## RISC_V
module RISC_V(clk, rst, mem_addr, mem_wdata, mem_we, mem_rdata);
    input clk, rst;
    input  [15:0] mem_rdata;  
    output [15:0] mem_addr;   
    output [15:0] mem_wdata;  
    output        mem_we;     
    wire [2:0] func3, ALUControl;
    wire[2:0] immSrc;
    wire zero, less_greater, PCSrc, memWrite, 
         regWrite, ALUSrc, PCWrite, adrSrc, IRWrite, funct7;
    wire [1:0] resultSrc, ALUSrcA, ALUSrcB, Branch_funct;
    wire [2:0] op; 
    RISC_V_Controller CU(
        .clk(clk), .rst(rst), .op(op), 
        .func3(func3), .immSrc(immSrc), .zero(zero), 
        .less_greater(less_greater), .PCWrite(PCWrite),
        .adrSrc(adrSrc), .memWrite(memWrite), 
        .IRWrite(IRWrite), .resultSrc(resultSrc), 
        .ALUControl(ALUControl), .ALUSrcA(ALUSrcA),
        .ALUSrcB(ALUSrcB), .regWrite(regWrite),
        .Branch_funct(Branch_funct)
    );
    RISC_V_Datapath DP(
        .clk(clk), .rst(rst), .less_greater(less_greater),
        .PCWrite(PCWrite), .adrSrc(adrSrc),
        .memWrite(memWrite), .IRWrite(IRWrite), 
        .resultSrc(resultSrc), .immSrc(immSrc), 
        .ALUControl(ALUControl), .op(op),
        .ALUSrcA(ALUSrcA), .func3(func3),
        .ALUSrcB(ALUSrcB), .zero(zero),
        .regWrite(regWrite), .Branch_funct(Branch_funct), .funct7(funct7),
  ...
make LEC_CHECK=0 CAP_MARGIN=20 CELL_PAD_IN_SITES_DETAIL_PLACEMENT=1 CELL_PAD_IN_SITES_GLOBAL_PLACEMENT=3 CORE_MARGIN=4 CORE_UTILIZATION=57 CTS_CLUSTER_DIAMETER=63 GPL_TIMING_DRIVEN=0 HOLD_SLACK_MARGIN=-0.01 MIN_ROUTING_LAYER=met2 SLEW_MARGIN=20 TNS_END_PERCENT=35 finish   # period 4.83 ns
run.sh (not shown) runs the stock make flow with config.mk's settings and CLKGATE_MAP_FILE=.
The starting point aborted during global placement without I/O on GPL-0301.
==> next run, changes <==
Settings changed: ABC_AREA set to 1, CELL_PAD_IN_SITES_DETAIL_PLACEMENT 1 to unset, CELL_PAD_IN_SITES_GLOBAL_PLACEMENT 3 to unset, CORE_MARGIN 4 to 2, CORE_UTILIZATION 57 to 72, CTS_CLUSTER_DIAMETER 63 to 373, CTS_CLUSTER_SIZE set to 98, GPL_TIMING_DRIVEN 0 to unset, HOLD_SLACK_MARGIN -0.01 to unset, MIN_ROUTING_LAYER met2 to unset, TNS_END_PERCENT 35 to unset.
Clock period 4.83 ns to 4.96 ns, I/O delays scaled along.
Outcome: The new run never finished: it broke off in global routing. Synthesized cell count rises by 68%. Die area falls by 23%. Area after synthesis rises by 1.9%.
==> next run, changes <==
Settings changed: ABC_AREA 1 to unset, CORE_UTILIZATION 72 to 15, CTS_CLUSTER_DIAMETER 373 to unset, CTS_CLUSTER_SIZE 98 to unset.
Clock period 4.96 ns to 11.0 ns, I/O delays scaled along.
=>
- With this change the flow completed with no timing, DRC or antenna violations
- die size goes up to 4.6 times its value
- area after synthesis goes down by about 1.8%
- synthesized cell count goes down by about 40%
==> next run, changes <==
Settings changed: ABC_AREA set to 1, CORE_UTILIZATION 15 to 72, CTS_CLUSTER_DIAMETER set to 371, CTS_CLUSTER_SIZE set to 98, PLACE_DENSITY set to 0.43.
Clock period 11.0 ns to 4.48 ns, I/O delays scaled along.
This time the run aborted during global routing.
Synthesized cell count went up by about 70%.
Die size shrinks by about 80%.
Area after synthesis rose by 1.9%.
==> next run, changes <==
Settings changed: CORE_ASPECT_RATIO set to 1.45, CTS_CLUSTER_DIAMETER 371 to 373, PLACE_DENSITY 0.43 to unset, SETUP_SLACK_MARGIN set to 0.68.
Clock period 4.48 ns to 4.96 ns, I/O delays scaled along.
The new run aborted during global routing.
Die area is about the same.
Synthesized area stays the same.
Synthesized cell count stays the same.
==> next run, changes <==
Settings changed: ABC_AREA 1 to unset, CORE_ASPECT_RATIO 1.45 to unset, CORE_UTILIZATION 72 to 40, CTS_CLUSTER_DIAMETER 373 to unset, CTS_CLUSTER_SIZE 98 to unset, SETUP_SLACK_MARGIN 0.68 to unset.
Clock period 4.96 ns to 7.85 ns, I/O delays scaled along.
Outcome: The new run produced a clean layout; area after synthesis came out lower by 1.8%; synthesized cell count came out lower by 40%; die size came out higher by 74%.


## the reference run
RISC_V again, from the RTL that the note above started with.
export LEC_CHECK = 0
export CAP_MARGIN = 20
export CORE_MARGIN = 2
export CORE_UTILIZATION = 66
export SETUP_SLACK_MARGIN = -0.43
export SLEW_MARGIN = 20
create_clock -name core_clock -period 5.76 [get_ports {clk}]
From the logs: the reference run reached the end of the flow and failed the layout checks with setup timing.
Setup changes, the reference run to the trial run
# the reference run
export LEC_CHECK = 0
export CAP_MARGIN = 20
export CORE_MARGIN = 2
export CORE_UTILIZATION = 66
export SETUP_SLACK_MARGIN = -0.43
export SLEW_MARGIN = 20
create_clock -name core_clock -period 5.76 [get_ports {clk}]
# the trial run
export LEC_CHECK = 0
export CAP_MARGIN = 20
export CORE_MARGIN = 2
export CORE_UTILIZATION = 72
export CTS_CLUSTER_SIZE = 37
export HOLD_SLACK_MARGIN = -0.08
export PLACE_DENSITY = 0.35
export SLEW_MARGIN = 20
create_clock -name core_clock -period 3.73 [get_ports {clk}]
[summary]
The flow ran to completion for all of the reference run and the trial run but the trial run, which stopped partway. Status(the trial run) = ERROR, stage = 4_1_cts. Setup slack after placement was higher in the reference run than in the trial run. Relative to the reference run, the core utilization at floorplan of the trial run is higher by 7.1 points. Global placement routability congestion grows by a few percent when moving from the reference run to the trial run.


RISC_V again, from the RTL that the note above started with.
Design RISC_V, start of the top module:
module RISC_V(clk, rst, mem_addr, mem_wdata, mem_we, mem_rdata);
clock: 5.17 ns
lec_check: 0
abc_area: 1
cap_margin: 0
core_margin: 2
core_utilization: 72
cts_cluster_diameter: 93
cts_cluster_size: 14
place_density_lb_addon: 0.28
slew_margin: 20
The first run did not get past global routing (5_1_grt).
Next try:
==> flow/config.mk (replaced) <==
export PLATFORM = sky130hd
export DESIGN_NAME = RISC_V
export DESIGN_NICKNAME = RISC_V
export VERILOG_FILES = /design/flow/design.v
export SDC_FILE = /design/flow/constraint.sdc
export NUM_CORES = 4
export LEC_CHECK = 0
export CAP_MARGIN = 20
export CORE_MARGIN = 2
export CORE_UTILIZATION = 72
export CTS_CLUSTER_DIAMETER = 397
export CTS_CLUSTER_SIZE = 37
export HOLD_SLACK_MARGIN = -0.08
export SLEW_MARGIN = 20
==> flow/constraint.sdc (replaced) <==
create_clock -name core_clock -period 3.73 [get_ports {clk}]
set_input_delay 0.7460 -clock core_clock [delete_from_list [all_inputs] [get_ports {clk}]]
set_output_delay 0.7460 -clock core_clock [all_outputs]
set_load 0.01 [all_outputs]
With this change the flow did not get past clock tree synthesis (4_1_cts), error DPL-0033.
Die size decreases by about 1.8%.
Area after synthesis goes down by 1.8%.
Synthesized cell count fell by about 40%.
Next try:
--- a/flow/config.mk
+++ b/flow/config.mk
@@ -9,6 +9,3 @@
 export CORE_MARGIN = 2
-export CORE_UTILIZATION = 72
-export CTS_CLUSTER_DIAMETER = 397
-export CTS_CLUSTER_SIZE = 37
-export HOLD_SLACK_MARGIN = -0.08
+export CORE_UTILIZATION = 40
 export SLEW_MARGIN = 20
==> flow/constraint.sdc (replaced) <==
create_clock -name core_clock -period 8.0 [get_ports {clk}]
set_input_delay 1.6000 -clock core_clock [delete_from_list [all_inputs] [get_ports {clk}]]
set_output_delay 1.6000 -clock core_clock [all_outputs]
set_load 0.01 [all_outputs]
This time the run finished with timing, DRC and antenna clean.
Die area rises by 77%.
Area after synthesis is unchanged.
Synthesized cell count stays the same.
Next try:
--- a/flow/config.mk
+++ b/flow/config.mk
@@ -9,3 +9,5 @@
 export CORE_MARGIN = 2
-export CORE_UTILIZATION = 40
+export CORE_UTILIZATION = 70
+export CTS_CLUSTER_SIZE = 37
+export HOLD_SLACK_MARGIN = -0.08
 export SLEW_MARGIN = 20
==> flow/constraint.sdc (replaced) <==
create_clock -name core_clock -period 3.73 [get_ports {clk}]
set_input_delay 0.7460 -clock core_clock [delete_from_list [all_inputs] [get_ports {clk}]]
set_output_delay 0.7460 -clock core_clock [all_outputs]
set_load 0.01 [all_outputs]
This time the run failed in clock tree synthesis (4_1_cts).
Synthesized cell count is unchanged.
Die area shrinks by 42%.
Synthesized area does not change.
Next try:
--- a/flow/config.mk
+++ b/flow/config.mk
@@ -9,5 +9,3 @@
 export CORE_MARGIN = 2
-export CORE_UTILIZATION = 70
-export CTS_CLUSTER_SIZE = 37
-export HOLD_SLACK_MARGIN = -0.08
+export CORE_UTILIZATION = 64
 export SLEW_MARGIN = 20
==> flow/constraint.sdc (replaced) <==
create_clock -name core_clock -period 4.36 [get_ports {clk}]
set_input_delay 0.8720 -clock core_clock [delete_from_list [all_inputs] [get_ports {clk}]]
set_output_delay 0.8720 -clock core_clock [all_outputs]
set_load 0.01 [all_outputs]
=> The new run never finished: it broke off in global routing (5_1_grt), error ODB-0269. Die size increases by about 9%. Area after synthesis does not change. Synthesized cell count is unchanged.
Next try:
--- a/flow/config.mk
+++ b/flow/config.mk
@@ -7,5 +7,7 @@
 export LEC_CHECK = 0
+export ABC_AREA = 1
 export CAP_MARGIN = 20
 export CORE_MARGIN = 2
-export CORE_UTILIZATION = 64
+export CORE_UTILIZATION = 69
+export PLACE_DENSITY = 0.73
 export SLEW_MARGIN = 20
==> flow/constraint.sdc (replaced) <==
create_clock -name core_clock -period 6.8 [get_ports {clk}]
set_input_delay 1.3600 -clock core_clock [delete_from_list [all_inputs] [get_ports {clk}]]
set_output_delay 1.3600 -clock core_clock [all_outputs]
set_load 0.01 [all_outputs]
=> With this change the flow went through all stages and came out clean. Die area went down by a few percent. Area after synthesis went up slightly. Synthesized cell count went up by well over a third.
